Design cpu_8bit, start of the top module:
module cpu_8bit (
    input wire clk,
    input wire reset,
    input wire [7:0] data_in,
    output wire [7:0] data_out,
    output wire [7:0] address,
    output wire mem_write
);
    wire [7:0] instruction;
    wire [3:0] opcode;
    wire [3:0] operand;
    wire [7:0] alu_result;
    wire zero_flag;
    wire carry_flag;
    wire pc_inc;
    wire pc_load;
    wire ir_load;
    wire acc_load;
    wire mar_load;
    wire mdr_load;
    wire addr_sel;
    control_unit ctrl (
        .clk(clk),
        .reset(reset),
        .opcode(opcode),
        .zero_flag(zero_flag),
        .carry_flag(carry_flag),
        .pc_inc(pc_inc),
        .pc_load(pc_load),
        .ir_load(ir_load),
        .acc_load(acc_load),
        .mar_load(mar_load),
        .mdr_load(mdr_load),
        .addr_sel(addr_sel),
        .mem_write(mem_write)
    );
    datapath dp (
        .clk(clk),
        .reset(reset),
        .data_in(data_in),
        .pc_inc(pc_inc),
        .pc_load(pc_load),
        .ir_load(ir_load),
        .acc_load(acc_load),
        .mar_load(mar_load),
        .mdr_load(mdr_load),
        .addr_sel(addr_sel),
        .instruction(instruction),
        .opcode(opcode),
        .operand(operand),
        .alu_result(alu_result),
        .zero_flag(zero_flag),
        .carry_flag(carry_flag),
  ...
export LEC_CHECK = 0
export CAP_MARGIN = 20
export CORE_ASPECT_RATIO = 0.5
export CORE_MARGIN = 2
export CORE_UTILIZATION = 55
export CTS_CLUSTER_DIAMETER = 216
export CTS_CLUSTER_SIZE = 100
export HOLD_SLACK_MARGIN = 0.3
export SETUP_SLACK_MARGIN = -0.4
export SLEW_MARGIN = 20
export TNS_END_PERCENT = 15
create_clock -name core_clock -period 4.0 [get_ports {clk}]
run.sh (not shown) runs the stock make flow with config.mk's settings and CLKGATE_MAP_FILE=.
The starting point went through all stages and came out clean.
Change:
==> flow/config.mk (replaced) <==
export PLATFORM = sky130hd
export DESIGN_NAME = cpu_8bit
export DESIGN_NICKNAME = cpu_8bit
export VERILOG_FILES = /design/flow/design.v
export SDC_FILE = /design/flow/constraint.sdc
export NUM_CORES = 4
export LEC_CHECK = 0
export ABC_AREA = 1
export CAP_MARGIN = 10
export CORE_ASPECT_RATIO = 1.55
export CORE_MARGIN = 2
export CORE_UTILIZATION = 63
export CTS_CLUSTER_SIZE = 73
export GPL_TIMING_DRIVEN = 0
export SLEW_MARGIN = 20
What happened:
- clock power goes down by a quarter to a third
- area after synthesis goes down by a few percent
- sequential power goes down by roughly a tenth
- power goes down by a little under a tenth
- hold slack improves by 3.6 ps
- routed wire length goes down by a little under a tenth
- die size goes down by about a fifth
- utilization goes up by 8.4 points
- count of clock-buffer cells in the layout does not change
Change:
==> flow/config.mk (replaced) <==
export PLATFORM = sky130hd
export DESIGN_NAME = cpu_8bit
export DESIGN_NICKNAME = cpu_8bit
export VERILOG_FILES = /design/flow/design.v
export SDC_FILE = /design/flow/constraint.sdc
export NUM_CORES = 4
export LEC_CHECK = 0
export CAP_MARGIN = 20
export CORE_MARGIN = 2
export CORE_UTILIZATION = 60
export CTS_CLUSTER_DIAMETER = 216
export CTS_CLUSTER_SIZE = 100
export SLEW_MARGIN = 20
export TNS_END_PERCENT = 15
Maximum frequency falls by a few percent; global-route usage drops by 2.4 points; core utilization went down by 4.5 points; die area grows by a little under a tenth; count of clock-buffer cells in the layout is unchanged.
Change:
--- a/flow/config.mk
+++ b/flow/config.mk
@@ -6,9 +6,8 @@
 export NUM_CORES = 4
 export LEC_CHECK = 0
+export ABC_AREA = 1
 export CAP_MARGIN = 20
 export CORE_MARGIN = 2
-export CORE_UTILIZATION = 60
-export CTS_CLUSTER_DIAMETER = 216
-export CTS_CLUSTER_SIZE = 100
+export CORE_UTILIZATION = 62
 export SLEW_MARGIN = 20
 export TNS_END_PERCENT = 15
==> flow/constraint.sdc (replaced) <==
create_clock -name core_clock -period 3.33 [get_ports {clk}]
set_input_delay 0.6660 -clock core_clock [delete_from_list [all_inputs] [get_ports {clk}]]
set_output_delay 0.6660 -clock core_clock [all_outputs]
set_load 0.01 [all_outputs]
Outcome:
- global-route usage increases by 2.1 points
- via count climbs by 13%
- setup slack degrades by 520 ps

========
The RTL this note starts from:
==> flow/design.v <==
module control_unit (
    input wire clk,
    input wire reset,
    input wire [3:0] opcode,
    input wire zero_flag,
    input wire carry_flag,
    output reg pc_inc,
    output reg pc_load,
    output reg ir_load,
    output reg acc_load,
    output reg mar_load,
    output reg mdr_load,
    output reg addr_sel,
    output reg mem_write
);
    localparam [2:0] 
        FETCH     = 3'b000,
        DECODE    = 3'b001,
        EXECUTE   = 3'b010,
        MEM_READ  = 3'b011,
        MEM_WRITE = 3'b100;
    reg [2:0] current_state, next_state;
    always @(posedge clk or posedge reset) begin
        if (reset)
            current_state <= FETCH;
        else
            current_state <= next_state;
    end
    always @(*) begin
        next_state = current_state;  
        case (current_state)
            FETCH: next_state = DECODE;
            DECODE: next_state = EXECUTE;
            EXECUTE: begin
                case (opcode)
                    4'b0001, 4'b0010, 4'b0011: next_state = MEM_READ;  
                    4'b0100: next_state = MEM_READ;   
                    4'b0101: next_state = MEM_WRITE;  
                    4'b1001: next_state = FETCH;      
                    4'b1010: next_state = FETCH;      
                    4'b1011: next_state = FETCH;      
                    default: next_state = FETCH;
                endcase
            end
            MEM_READ: next_state = FETCH;
            MEM_WRITE: next_state = FETCH;
            default: next_state = FETCH;
        endcase
    end
always @(*) begin
    pc_inc = 1'b0;
    pc_load = 1'b0;
    ir_load = 1'b0;
    acc_load = 1'b0;
    mar_load = 1'b0;
    mdr_load = 1'b0;
    addr_sel = 1'b0;
    mem_write = 1'b0;
    case (current_state)
        FETCH: begin
            pc_inc = 1'b1;
            ir_load = 1'b1;
        end
        DECODE: begin
            mar_load = 1'b1;
        end
        EXECUTE: begin
            case (opcode)
                4'b0101: begin   
                    mdr_load = 1'b1;
                end
                4'b0110: begin   
                    acc_load = 1'b1;
                end
                4'b0111: begin   
                    acc_load = 1'b1;
                end
                4'b1000: begin   
                    acc_load = 1'b1;
                end
                4'b1001: begin   
                    pc_load = 1'b1;
                end
                4'b1010: begin   
                    pc_load = zero_flag;
                end
                4'b1011: begin   
                    pc_load = carry_flag;
                end
                default: begin   
                end
            endcase
        end
        MEM_READ: begin   
            addr_sel = 1'b1;
            acc_load = 1'b1;
        end
        MEM_WRITE: begin
            addr_sel = 1'b1;
            mem_write = 1'b1;
        end
    endcase
end
endmodule
module datapath (
    input wire clk,
    input wire reset,
    input wire [7:0] data_in,
    input wire pc_inc,
    input wire pc_load,
    input wire ir_load,
    input wire acc_load,
    input wire mar_load,
    input wire mdr_load,
    input wire addr_sel,
    output reg [7:0] instruction,
    output reg [3:0] opcode,
    output reg [3:0] operand,
    output reg [7:0] alu_result,
    output reg zero_flag,
    output reg carry_flag,
    output reg [7:0] data_out,
    output reg [7:0] address
);
    reg [7:0] pc;         
    reg [7:0] acc;        
    reg [7:0] mar;        
    reg [7:0] mdr;        
    reg       carry;      
    reg [8:0] alu_temp;   
    always @(posedge clk or posedge reset) begin
        if (reset)
            instruction <= 8'b0;
        else if (ir_load)
            instruction <= data_in;
    end
    always @(*) begin
        opcode = instruction[7:4];
        operand = instruction[3:0];
    end
    always @(posedge clk or posedge reset) begin
        if (reset)
            pc <= 8'b0;
        else if (pc_load)
            pc <= {4'b0, operand};   
        else if (pc_inc)
            pc <= pc + 1;            
    end
    always @(posedge clk or posedge reset) begin
        if (reset) begin
            acc <= 8'b0;
            carry <= 1'b0;
        end else if (acc_load) begin
            acc <= alu_result;
            carry <= alu_temp[8];
        end
    end
    always @(posedge clk or posedge reset) begin
        if (reset)
            mar <= 8'b0;
        else if (mar_load)
            mar <= {4'b0, operand};  
    end
    always @(posedge clk or posedge reset) begin
        if (reset)
            mdr <= 8'b0;
        else if (mdr_load)
            mdr <= acc;  
    end
    always @(*) begin
        alu_temp = 9'b0;
        case (opcode)
            4'b0001: alu_temp = {1'b0, acc} + {1'b0, data_in};  
            4'b0010: alu_temp = {1'b0, acc} - {1'b0, data_in};  
            4'b0011: alu_temp = acc & data_in;                  
            4'b0100: alu_temp = data_in;                        
            4'b0110: alu_temp = ~{1'b0, acc};                   
            4'b0111: alu_temp = {acc, 1'b0};                    
            4'b1000: alu_temp = {1'b0, acc[7:1]};               
            default: alu_temp = {1'b0, acc};
        endcase
        alu_result = alu_temp[7:0];
        carry_flag = carry;
        zero_flag = (acc == 8'b0);
    end
    always @(*) begin
        data_out = mdr;
        address = (addr_sel) ? mar : pc;
    end
endmodule
module cpu_8bit (
    input wire clk,
    input wire reset,
    input wire [7:0] data_in,
    output wire [7:0] data_out,
    output wire [7:0] address,
    output wire mem_write
);
    wire [7:0] instruction;
    wire [3:0] opcode;
    wire [3:0] operand;
    wire [7:0] alu_result;
    wire zero_flag;
    wire carry_flag;
    wire pc_inc;
    wire pc_load;
    wire ir_load;
    wire acc_load;
    wire mar_load;
    wire mdr_load;
    wire addr_sel;
    control_unit ctrl (
        .clk(clk),
        .reset(reset),
        .opcode(opcode),
        .zero_flag(zero_flag),
        .carry_flag(carry_flag),
        .pc_inc(pc_inc),
        .pc_load(pc_load),
        .ir_load(ir_load),
        .acc_load(acc_load),
        .mar_load(mar_load),
        .mdr_load(mdr_load),
        .addr_sel(addr_sel),
        .mem_write(mem_write)
    );
    datapath dp (
        .clk(clk),
        .reset(reset),
        .data_in(data_in),
        .pc_inc(pc_inc),
        .pc_load(pc_load),
        .ir_load(ir_load),
        .acc_load(acc_load),
        .mar_load(mar_load),
        .mdr_load(mdr_load),
        .addr_sel(addr_sel),
        .instruction(instruction),
        .opcode(opcode),
        .operand(operand),
        .alu_result(alu_result),
        .zero_flag(zero_flag),
        .carry_flag(carry_flag),
        .data_out(data_out),
        .address(address)
    );
endmodule
Settings: LEC_CHECK=0, ABC_AREA=0, CAP_MARGIN=10, CELL_PAD_IN_SITES_DETAIL_PLACEMENT=2, CELL_PAD_IN_SITES_GLOBAL_PLACEMENT=3, CORE_ASPECT_RATIO=0.67, CORE_MARGIN=4, CORE_UTILIZATION=63, CTS_CLUSTER_SIZE=73, GPL_TIMING_DRIVEN=0, MAX_ROUTING_LAYER=met4, MIN_ROUTING_LAYER=met2, SETUP_SLACK_MARGIN=-0.36, SLEW_MARGIN=15; clock period 4.0 ns.
The baseline stopped in 3_1_place_gp_skip_io.
Change:
--- a/flow/config.mk
+++ b/flow/config.mk
@@ -8,2 +8 @@
-export ABC_AREA = 0
-export CAP_MARGIN = 10
+export CAP_MARGIN = 30
@@ -12,4 +11,5 @@
-export CORE_ASPECT_RATIO = 0.67
-export CORE_MARGIN = 4
-export CORE_UTILIZATION = 63
-export CTS_CLUSTER_SIZE = 73
+export CORE_ASPECT_RATIO = 0.97
+export CORE_MARGIN = 10
+export CORE_UTILIZATION = 68
+export CTS_CLUSTER_DIAMETER = 256
+export GPL_ROUTABILITY_DRIVEN = 1
@@ -18,3 +18,3 @@
-export MIN_ROUTING_LAYER = met2
-export SETUP_SLACK_MARGIN = -0.36
-export SLEW_MARGIN = 15
+export SETUP_SLACK_MARGIN = 1.11
+export SLEW_MARGIN = 5
+export TNS_END_PERCENT = 100
The changed run never finished: it broke off in 3_1_place_gp_skip_io.
Die area rises by 26%.
Synthesized cell count is unchanged.
Area after synthesis is unchanged.

========
Starts from the design.v that is shown in full above.
Settings: LEC_CHECK=0, ABC_AREA=0, CAP_MARGIN=10, CELL_PAD_IN_SITES_GLOBAL_PLACEMENT=3, CORE_ASPECT_RATIO=0.67, CORE_MARGIN=4, CORE_UTILIZATION=63, CTS_CLUSTER_SIZE=73, GPL_TIMING_DRIVEN=0, MAX_ROUTING_LAYER=met4, SLEW_MARGIN=15; clock period 4.0 ns.
The baseline never finished: it broke off in global placement without I/O (3_1_place_gp_skip_io).
==> next run, changes <==
Settings changed: ABC_AREA 0 to 1, CELL_PAD_IN_SITES_DETAIL_PLACEMENT set to 2, CELL_PAD_IN_SITES_GLOBAL_PLACEMENT 3 to 1, CORE_UTILIZATION 63 to 70, CTS_CLUSTER_DIAMETER set to 396, MIN_ROUTING_LAYER set to met2, SETUP_SLACK_MARGIN set to -0.36, SLEW_MARGIN 15 to 25.
=> The new run died in global placement without I/O (3_1_place_gp_skip_io), error GPL-0301. Synthesized area goes down by 3.0%. Synthesized cell count goes up by 33%. Die size goes down by about 11%.
==> next run, changes <==
Settings changed: CELL_PAD_IN_SITES_DETAIL_PLACEMENT 2 to unset, CELL_PAD_IN_SITES_GLOBAL_PLACEMENT 1 to unset, CORE_ASPECT_RATIO 0.67 to unset, CORE_MARGIN 4 to 2, CORE_UTILIZATION 70 to 63, CTS_CLUSTER_DIAMETER 396 to unset, CTS_CLUSTER_SIZE 73 to unset, GPL_TIMING_DRIVEN 0 to unset, MAX_ROUTING_LAYER met4 to unset, MIN_ROUTING_LAYER met2 to unset, SETUP_SLACK_MARGIN -0.36 to unset, SLEW_MARGIN 25 to 20.
The changed run finished with timing, DRC and antenna clean.
Synthesized area does not change.
Die size is lower by a few percent.
Synthesized cell count stays the same.
==> next run, changes <==
Settings changed: ABC_AREA 1 to unset, CAP_MARGIN 10 to 30, CELL_PAD_IN_SITES_DETAIL_PLACEMENT set to 1, CORE_ASPECT_RATIO set to 1.62, CORE_UTILIZATION 63 to 68, CTS_CLUSTER_DIAMETER set to 104, GPL_ROUTABILITY_DRIVEN set to 0, GPL_TIMING_DRIVEN set to 0, MAX_ROUTING_LAYER set to met4, SETUP_SLACK_MARGIN set to 1.11, SLEW_MARGIN 20 to 5, TNS_END_PERCENT set to 90.
Result: The new run stopped in detailed placement (3_5_place_dp) with DPL-0033; die area came out lower by 3.9%; synthesized area grows by 3.1%; synthesized cell count falls by 25%.
==> next run, changes <==
Settings changed: ABC_AREA set to 1, CAP_MARGIN 30 to 10, CELL_PAD_IN_SITES_DETAIL_PLACEMENT 1 to unset, CORE_ASPECT_RATIO 1.62 to 0.67, CORE_MARGIN 2 to 4, CORE_UTILIZATION 68 to 63, CTS_CLUSTER_DIAMETER 104 to unset, CTS_CLUSTER_SIZE set to 73, GPL_ROUTABILITY_DRIVEN 0 to unset, SETUP_SLACK_MARGIN 1.11 to unset, SLEW_MARGIN 5 to 20, TNS_END_PERCENT 90 to unset.
With this change the flow passed the timing, design-rule and antenna checks.
Synthesized area drops by 3.0%.
Synthesized cell count went up by 33%.
Die size goes up by 17%.

========
== job 865 ==
Starts from the design.v that is shown in full above.
export LEC_CHECK = 0
export ABC_AREA = 1
export CAP_MARGIN = 10
export CELL_PAD_IN_SITES_DETAIL_PLACEMENT = 1
export CORE_ASPECT_RATIO = 1.32
export CORE_MARGIN = 2
export CORE_UTILIZATION = 20
export CTS_CLUSTER_DIAMETER = 75
export CTS_CLUSTER_SIZE = 16
export GPL_TIMING_DRIVEN = 0
export MIN_ROUTING_LAYER = met1
export PLACE_DENSITY_LB_ADDON = 0.02
export SETUP_SLACK_MARGIN = 0.56
export SLEW_MARGIN = 20
create_clock -name core_clock -period 3.21 [get_ports {clk}]
Job 865: all stages complete, timing, DRC and antenna checks passed
Input-level comparison between job 5432 and job 865:
# job 865
export LEC_CHECK = 0
export ABC_AREA = 1
export CAP_MARGIN = 10
export CELL_PAD_IN_SITES_DETAIL_PLACEMENT = 1
export CORE_ASPECT_RATIO = 1.32
export CORE_MARGIN = 2
export CORE_UTILIZATION = 20
export CTS_CLUSTER_DIAMETER = 75
export CTS_CLUSTER_SIZE = 16
export GPL_TIMING_DRIVEN = 0
export MIN_ROUTING_LAYER = met1
export PLACE_DENSITY_LB_ADDON = 0.02
export SETUP_SLACK_MARGIN = 0.56
export SLEW_MARGIN = 20
create_clock -name core_clock -period 3.21 [get_ports {clk}]
# job 5432
export LEC_CHECK = 0
export ABC_AREA = 1
export CAP_MARGIN = 20
export CORE_MARGIN = 2
export CORE_UTILIZATION = 65
export CTS_CLUSTER_SIZE = 16
export GPL_TIMING_DRIVEN = 1
export MIN_ROUTING_LAYER = met1
export SETUP_SLACK_MARGIN = -0.25
export SLEW_MARGIN = 20
create_clock -name core_clock -period 2.49 [get_ports {clk}]
### Flow results
- Across job 865 and job 5432, a clean result was obtained everywhere but in job 5432.
- Every stage of job 5432 finished as expected; the final checks, on the other hand, flagged negative setup slack, which means the layout fails.
- Looking at count of cells resized by post-cts repair across job 5432 and job 865, the one that comes out lower is job 5432.
- Non-clock buffer count grows by more than a quarter when moving from job 865 to job 5432.
- Clock power share: job 5432 lower than job 865
- Between job 865 and job 5432, transition at the pin with the smallest max-transition slack decreased.
- Side by side, net switching power figure turned out higher in job 5432 than in job 865.
- Sequential portion of the cell area, job 5432 and job 865: larger value in job 5432
- Taking job 865 as the reference, in job 5432 met3 routing resource usage after global routing picked up an extra 4.0 points, slack of the critical path lost 800 ps, global-route wire length before repair lost 24%.
- Taking job 5432 as 1.0, job 865 lands at 1.3 on detailed-route wire length on metal 1.
- The lower chip area came out of job 5432.
Changes in job 1761 relative to job 5432:
# job 5432
export LEC_CHECK = 0
export ABC_AREA = 1
export CAP_MARGIN = 20
export CORE_MARGIN = 2
export CORE_UTILIZATION = 65
export CTS_CLUSTER_SIZE = 16
export GPL_TIMING_DRIVEN = 1
export MIN_ROUTING_LAYER = met1
export SETUP_SLACK_MARGIN = -0.25
export SLEW_MARGIN = 20
create_clock -name core_clock -period 2.49 [get_ports {clk}]
# job 1761
export LEC_CHECK = 0
export CAP_MARGIN = 20
export CORE_MARGIN = 2
export CORE_UTILIZATION = 40
export SLEW_MARGIN = 20
create_clock -name core_clock -period 4.0 [get_ports {clk}]
## What came out
- [flow] job 5432 | stages: complete | final checks: fail | reason: negative setup slack
- In summary, job 1761 completed successfully, with a layout that passed the timing, design-rule and antenna checks.
- Taking job 5432 over job 1761, the number of nets in the finished design ratio works out to 1.4.
- Job 5432 → job 1761: number of standard cells in the final layout excluding fillers now sits lower; final cycle utilization of the critical path went down by 24 points; power shrank by about 40%; number of placement rows +30%; initial core utilization shrank by 27 points.
Power figures rest on the tool's default switching activity, not on a simulated workload.
